fjord:
==> flow/design.v <==
module adder(
    input [2:0] data,
    output cout,
    output s
);
assign s = data[2] ^ data[1] ^ data[0];
assign cout = data[2] & data[1] | (data[0] & (data[2] ^ data[1]));
endmodule
module BoothBase
(
    input neg,  
    input pos,  
    input neg2, 
    input pos2, 
    input [1:0] x,  
    output p
);
assign p = (neg&~x[1]) | (neg2&~x[0]) | (pos&x[1]) | (pos2&x[0]);
endmodule
module BoothSelectSignal
(
    input [2:0] y,  
    output neg,  
    output pos,  
    output neg2, 
    output pos2  
);
assign neg = (y[2]&~y[1]&y[0]) | (y[2]&y[1]&~y[0]);
assign pos = (~y[2]&~y[1]&y[0]) | (~y[2]&y[1]&~y[0]);
assign neg2 = y[2]&~y[1]&~y[0];
assign pos2 = ~y[2]&y[1]&y[0];
endmodule
module BoothInterBase
(
    input [2:0] y,  
    input [63:0] x,
    output [63:0] p,
    output c  
);
wire neg,pos,neg2,pos2;
BoothSelectSignal u_BoothSelectSignal(
    .y(y),
    .neg(neg),
    .pos(pos),
    .neg2(neg2),
    .pos2(pos2)
);
BoothBase u_BoothBase(
    .neg(neg),
    .pos(pos),
    .neg2(neg2),
    .pos2(pos2),
    .x({x[0],1'b0}),
    .p(p[0])
);
generate
    genvar i;
    for(i=1;i<64;i=i+1) begin
        BoothBase us_BoothBase(
            .neg(neg),
            .pos(pos),
            .neg2(neg2),
            .pos2(pos2),
            .x(x[i:i-1]),
            .p(p[i])
        );
    end
endgenerate
assign c = neg || neg2;
endmodule
module wallace17
(
    input [16:0] in_data,
    input [13:0] cin,
    output [13:0] cout,
    output c,s
);
wire [4:0] first_s;
adder first1 (.data(in_data[04:02]), .cout(cout[0]), .s(first_s[0]));
adder first2 (.data(in_data[07:05]), .cout(cout[1]), .s(first_s[1]));
adder first3 (.data(in_data[10:08]), .cout(cout[2]), .s(first_s[2]));
adder first4 (.data(in_data[13:11]), .cout(cout[3]), .s(first_s[3]));
adder first5 (.data(in_data[16:14]), .cout(cout[4]), .s(first_s[4]));
wire [3:0] second_s;
adder second1 (.data(cin[2:0]                   ), .cout(cout[5]), .s(second_s[0]));
adder second2 (.data({in_data[0],cin[4:3]}      ), .cout(cout[6]), .s(second_s[1]));
adder second3 (.data({first_s[1:0],in_data[1]}  ), .cout(cout[7]), .s(second_s[2]));
adder second4 (.data(first_s[4:2]               ), .cout(cout[8]), .s(second_s[3]));
wire [1:0] third_s;
adder third1 (.data({second_s[0],cin[6:5]} ), .cout(cout[09]), .s(third_s[0]));
adder third2 (.data(second_s[3:1]          ), .cout(cout[10]), .s(third_s[1]));
wire [1:0] fourth_s;
adder fourth1 (.data(cin[9:7]               ), .cout(cout[11]), .s(fourth_s[0]));
adder fourth2 (.data({third_s[1:0],cin[10]} ), .cout(cout[12]), .s(fourth_s[1]));
wire fifth_s;
adder fifth1 (.data({fourth_s[1:0],cin[11]}), .cout(cout[13]), .s(fifth_s));
adder sixth1 (.data({fifth_s,cin[13:12]}), .cout(c), .s(s));
endmodule
module mul
(
    input rst,
    input clk,
    input sign,
    input [31:0] x,
    input [31:0] y,
    output [63:0] result
);
wire [63:0] ex_x;
wire [33:0] ex_y;
assign ex_x = sign ? {{32{x[31]}},x} : {32'b0,x};
assign ex_y = sign ? {{2{y[31]}},y} : {2'b0,y};
wire [16:0] carry;
wire [63:0] part_res [16:0];
BoothInterBase ufirst_BoothInterBase(
        .y({ex_y[1:0],1'b0}), 
        .x(ex_x), 
        .p(part_res[0]), 
        .c(carry[0])
    );
generate
    genvar i;
    for(i=2;i<=32;i=i+2) begin
        BoothInterBase ui_BoothInterBase(
            .y(ex_y[i+1:i-1]),
            .x(ex_x<<i),
            .p(part_res[i>>1]),
            .c(carry[i>>1])
        );
    end
endgenerate
reg [16:0] carry_stage;
reg [16:0] part_res_stage [63:0];
integer m,n;
always @(posedge clk or posedge rst) begin
    if(rst) begin
        carry_stage <= 17'b0;
        for(m=0;m<64;m=m+1) begin
            part_res_stage [m] <= 17'b0;
        end
    end
    else begin
        carry_stage <= carry;
        for(m=0;m<64;m=m+1) begin
            for(n=0;n<17;n=n+1) begin
                part_res_stage[m][n] <= part_res[n][m];
            end
        end
    end
end
wire [13:0] wallace_carry [64:0];
wire [63:0] c_res,s_res;
wallace17 ufirst_wallace17(
        .in_data(part_res_stage[0]), 
        .cin(carry_stage[13:0]), 
        .cout(wallace_carry[1]),
        .c(c_res[0]),
        .s(s_res[0])
    );
generate
    genvar k;
    for(k=1;k<64;k=k+1) begin
        wallace17 ufirst_wallace17(
            .in_data(part_res_stage[k]), 
            .cin(wallace_carry[k]), 
            .cout(wallace_carry[k+1]),
            .c(c_res[k]),
            .s(s_res[k])
        );
    end
endgenerate
assign result = s_res + {c_res[62:0],carry_stage[14]} + carry_stage[15];
endmodule
Settings: LEC_CHECK=0, CAP_MARGIN=0, CORE_ASPECT_RATIO=0.9, CORE_MARGIN=2, CORE_UTILIZATION=72, CTS_CLUSTER_SIZE=36, HOLD_SLACK_MARGIN=0.27, MAX_ROUTING_LAYER=met4, PLACE_DENSITY_LB_ADDON=0.02, SETUP_SLACK_MARGIN=1.16, SLEW_MARGIN=20; clock period 7.87 ns.
run.sh (not shown) runs the stock make flow with config.mk's settings and CLKGATE_MAP_FILE=.
The layout from fjord, despite a flow that completed every stage, fails the layout checks, with the failing checks listed as setup timing.
For lagoon, these inputs were changed with respect to fjord:
==> flow/config.mk <==
export PLATFORM = sky130hd
export DESIGN_NAME = mul
export DESIGN_NICKNAME = mul
export VERILOG_FILES = /design/flow/design.v
export SDC_FILE = /design/flow/constraint.sdc
export NUM_CORES = 4
export LEC_CHECK = 0
export CAP_MARGIN = 20
export CORE_MARGIN = 2
export CORE_UTILIZATION = 66
export CTS_CLUSTER_DIAMETER = 28
export CTS_CLUSTER_SIZE = 41
export MAX_ROUTING_LAYER = met4
export SETUP_SLACK_MARGIN = 1.6
export SLEW_MARGIN = 20
export TNS_END_PERCENT = 5
==> flow/constraint.sdc <==
create_clock -name core_clock -period 6.71 [get_ports {clk}]
set_input_delay 1.3420 -clock core_clock [delete_from_list [all_inputs] [get_ports {clk}]]
set_output_delay 1.3420 -clock core_clock [all_outputs]
set_load 0.01 [all_outputs]
Of the two candidates, fjord has the worse first-pass GRT wire length and lagoon the better one.
The run showing the smaller number of nets in the layout is fjord.
Diff fjord -> lagoon | number of buffers inserted by post-CTS setup repair | down by a few percent
On via density per instance: between fjord and lagoon, it ends up higher for fjord.
lagoon vs fjord: count of TritonRoute iterations in the first routing pass up
Delta (lagoon minus fjord): number of clock buffer instances in the layout grew by 89, critical-path maximum fanout grew by 1, design area grew by 5.4%, quantity of hold-fixing buffers added after cts held steady.
Completing all stages was not enough for lagoon: its layout failed the final checks because of setup timing.
The detailed placer's ending HPWL on fjord is in line with that on lagoon.
The layer with the highest usage comes out met1 in one run and met2 in the other, namely in fjord and lagoon respectively.
